==> 06-12: inputs <==
==> flow/design.v <==
module Cfu (
    input               cmd_valid,
    output              cmd_ready,
    input      [9:0]    cmd_payload_function_id,
    input      [31:0]   cmd_payload_inputs_0,
    input      [31:0]   cmd_payload_inputs_1,
    output reg          rsp_valid,
    input               rsp_ready,
    output reg [31:0]   rsp_payload_outputs_0,
    input               reset,
    input               clk
);
    wire signed [15:0] prod_0, prod_1, prod_2, prod_3;
    assign prod_0 = ($signed(cmd_payload_inputs_0[7:0])) * $signed(cmd_payload_inputs_1[7:0]);
    assign prod_1 = ($signed(cmd_payload_inputs_0[15:8])) * $signed(cmd_payload_inputs_1[15:8]);
    assign prod_2 = ($signed(cmd_payload_inputs_0[23:16])) * $signed(cmd_payload_inputs_1[23:16]);
    assign prod_3 = ($signed(cmd_payload_inputs_0[31:24])) * $signed(cmd_payload_inputs_1[31:24]);
    wire signed [31:0] sum_prods;
    assign sum_prods = prod_0 + prod_1 + prod_2 + prod_3;
    assign cmd_ready = ~rsp_valid;   
    always @(posedge clk) begin
        if (reset) begin
            rsp_payload_outputs_0 <= 32'b0;
            rsp_valid <= 1'b0;
        end else if (rsp_valid) begin
                rsp_valid <= ~rsp_ready;
            end else if (cmd_valid) begin
                    rsp_valid <= 1'b1;
                    rsp_payload_outputs_0 <= |cmd_payload_function_id[9:3]
                        ? 32'b0
                        : rsp_payload_outputs_0 + sum_prods;
                end
            end
endmodule
==> flow/run.sh <==
#!/bin/bash
# the make line also repeats each setting of config.mk as NAME=value (left out here)
make -C /OpenROAD-flow-scripts/flow DESIGN_CONFIG=/design/flow/config.mk WORK_HOME=/design/flow/orfs CLKGATE_MAP_FILE= finish
==> flow/config.mk <==
export PLATFORM = sky130hd
export DESIGN_NAME = Cfu
export DESIGN_NICKNAME = Cfu
export VERILOG_FILES = /design/flow/design.v
export SDC_FILE = /design/flow/constraint.sdc
export NUM_CORES = 4
export LEC_CHECK = 0
export CAP_MARGIN = 20
export CORE_MARGIN = 2
export CORE_UTILIZATION = 72
export CTS_CLUSTER_DIAMETER = 388
export CTS_CLUSTER_SIZE = 10
export HOLD_SLACK_MARGIN = 0.3
export PLACE_DENSITY = 0.36
export SLEW_MARGIN = 20
export TNS_END_PERCENT = 5
==> flow/constraint.sdc <==
create_clock -name core_clock -period 5.45 [get_ports {clk}]
set_input_delay 1.0900 -clock core_clock [delete_from_list [all_inputs] [get_ports {clk}]]
set_output_delay 1.0900 -clock core_clock [all_outputs]
set_load 0.01 [all_outputs]
==> 03-18 (differences from 06-12) <==
CORE_UTILIZATION = 40   (was 72)
CTS_CLUSTER_DIAMETER = default   (was 388)
CTS_CLUSTER_SIZE = default   (was 10)
GPL_TIMING_DRIVEN = 0   (was default)
HOLD_SLACK_MARGIN = 0.23   (was 0.3)
MAX_ROUTING_LAYER = met4   (was default)
PLACE_DENSITY = default   (was 0.36)
TNS_END_PERCENT = default   (was 5)
==> flow/constraint.sdc (replaced) <==
create_clock -name core_clock -period 12.0 [get_ports {clk}]
set_input_delay 2.4000 -clock core_clock [delete_from_list [all_inputs] [get_ports {clk}]]
set_output_delay 2.4000 -clock core_clock [all_outputs]
set_load 0.01 [all_outputs]
==> 12-05 (differences from 06-12) <==
CTS_CLUSTER_DIAMETER = 27   (was 388)
CTS_CLUSTER_SIZE = 80   (was 10)
HOLD_SLACK_MARGIN = -0.1   (was 0.3)
PLACE_DENSITY = 0.38   (was 0.36)
==> flow/constraint.sdc (replaced) <==
create_clock -name core_clock -period 9.86 [get_ports {clk}]
set_input_delay 1.9720 -clock core_clock [delete_from_list [all_inputs] [get_ports {clk}]]
set_output_delay 1.9720 -clock core_clock [all_outputs]
set_load 0.01 [all_outputs]
==> 03-26 (differences from 06-12) <==
CORE_UTILIZATION = 38   (was 72)
CTS_CLUSTER_DIAMETER = 292   (was 388)
CTS_CLUSTER_SIZE = 99   (was 10)
HOLD_SLACK_MARGIN = default   (was 0.3)
PLACE_DENSITY = 0.56   (was 0.36)
TNS_END_PERCENT = default   (was 5)
==> flow/constraint.sdc (replaced) <==
create_clock -name core_clock -period 12.0 [get_ports {clk}]
set_input_delay 2.4000 -clock core_clock [delete_from_list [all_inputs] [get_ports {clk}]]
set_output_delay 2.4000 -clock core_clock [all_outputs]
set_load 0.01 [all_outputs]
==> out/results.txt <==
CP Depth -> 33
Number of global-route vias before repair -> 10200
Final Cycle Share -> 95.6%
Comb gates -> 1049
Status -> finished clean
Cell count after placement -> 2045
Largest net degree at the start of global routing -> 16
Worst skew pair latency -> 0.29 ns
# Taps -> 455
Final worst slack -> 0.533 ns
Worst Hold Path EP -> rsp_payload_outputs_0[26]
# the run above: 03-18

==> out/results.txt <==
Status -> complete, but fails checks
SO Faults -> negative setup slack
# Taps -> 234
Final worst slack -> -4.68 ns
# setup viols final -> 29
Cell count after placement -> 2001
Worst skew pair latency -> 0.30 ns
Comb gates -> 1050
Final Cycle Share -> 186%
# the run above: 06-12

==> out/results.txt <==
Worst skew pair latency -> 0.29 ns
Cell count after placement -> 1980
Final worst slack -> -0.353 ns
CP Depth -> 31
Status -> complete, but fails checks
Worst Hold Path EP -> rsp_payload_outputs_0[5]
SO Faults -> negative setup slack
# setup viols final -> 13
Comb gates -> 1049
Largest net degree at the start of global routing -> 30
Number of global-route vias before repair -> 13100
# the run above: 12-05

==> out/results.txt <==
# Taps -> 461
Number of global-route vias before repair -> 10200
Status -> finished clean
Cell count after placement -> 2051
Final Cycle Share -> 95.8%
Buffering overhead -> 7.49%
Final worst slack -> 0.501 ns
Crit-path max cell delay -> 0.74 ns
Worst Hold Path EP -> rsp_payload_outputs_0[26]
# the run above: 03-26


========
==> inputs of v22 <==
Starts from the design.v that is shown in full above.
Settings: LEC_CHECK=0, CAP_MARGIN=20, CORE_ASPECT_RATIO=1.26, CORE_MARGIN=2, CORE_UTILIZATION=33, GPL_ROUTABILITY_DRIVEN=0, SETUP_SLACK_MARGIN=-1.13, SLEW_MARGIN=5, TNS_END_PERCENT=15; clock period 12.0 ns.
run.sh (not shown) runs the stock make flow with config.mk's settings and CLKGATE_MAP_FILE=.
==> v30 (differences from v22) <==
==> flow/config.mk (replaced) <==
export PLATFORM = sky130hd
export DESIGN_NAME = Cfu
export DESIGN_NICKNAME = Cfu
export VERILOG_FILES = /design/flow/design.v
export SDC_FILE = /design/flow/constraint.sdc
export NUM_CORES = 4
export LEC_CHECK = 0
export CAP_MARGIN = 20
export CORE_MARGIN = 2
export CORE_UTILIZATION = 63
export SLEW_MARGIN = 20
==> flow/constraint.sdc (replaced) <==
create_clock -name core_clock -period 9.19 [get_ports {clk}]
set_input_delay 1.8380 -clock core_clock [delete_from_list [all_inputs] [get_ports {clk}]]
set_output_delay 1.8380 -clock core_clock [all_outputs]
set_load 0.01 [all_outputs]
==> results <==
|  | v22 | v30 |
|---|---|---|
| Status | complete, no violations | complete, but fails checks |
| Layout check failures | - | setup timing |
| Worst slack at placement | 0.2684 ns | -1.484 ns |
| Worst Tran Pin Value | 0.9581 ns | 1.013 ns |
| Setup Fix Bufs, Post-CTS | 0 | 57 |
| Met3 global-route usage | 0.01684 | 0.02909 |
| Post-Route Skew | 0.002643 ns | 0.006820 ns |
| RSZ-0062 raised after global routing | false | true |
| Post-layout period usage of the worst path | 0.9501 | 1.076 |
| Reg-to-Reg End | rsp_payload_outputs_0[30] | rsp_payload_outputs_0[26] |
| Signed area change from the synthesized netlist to the final layout | 14.49% | 33.26% |
| Clock insertion delay at the later pin of the skew report | 0.28 ns | 0.29 ns |
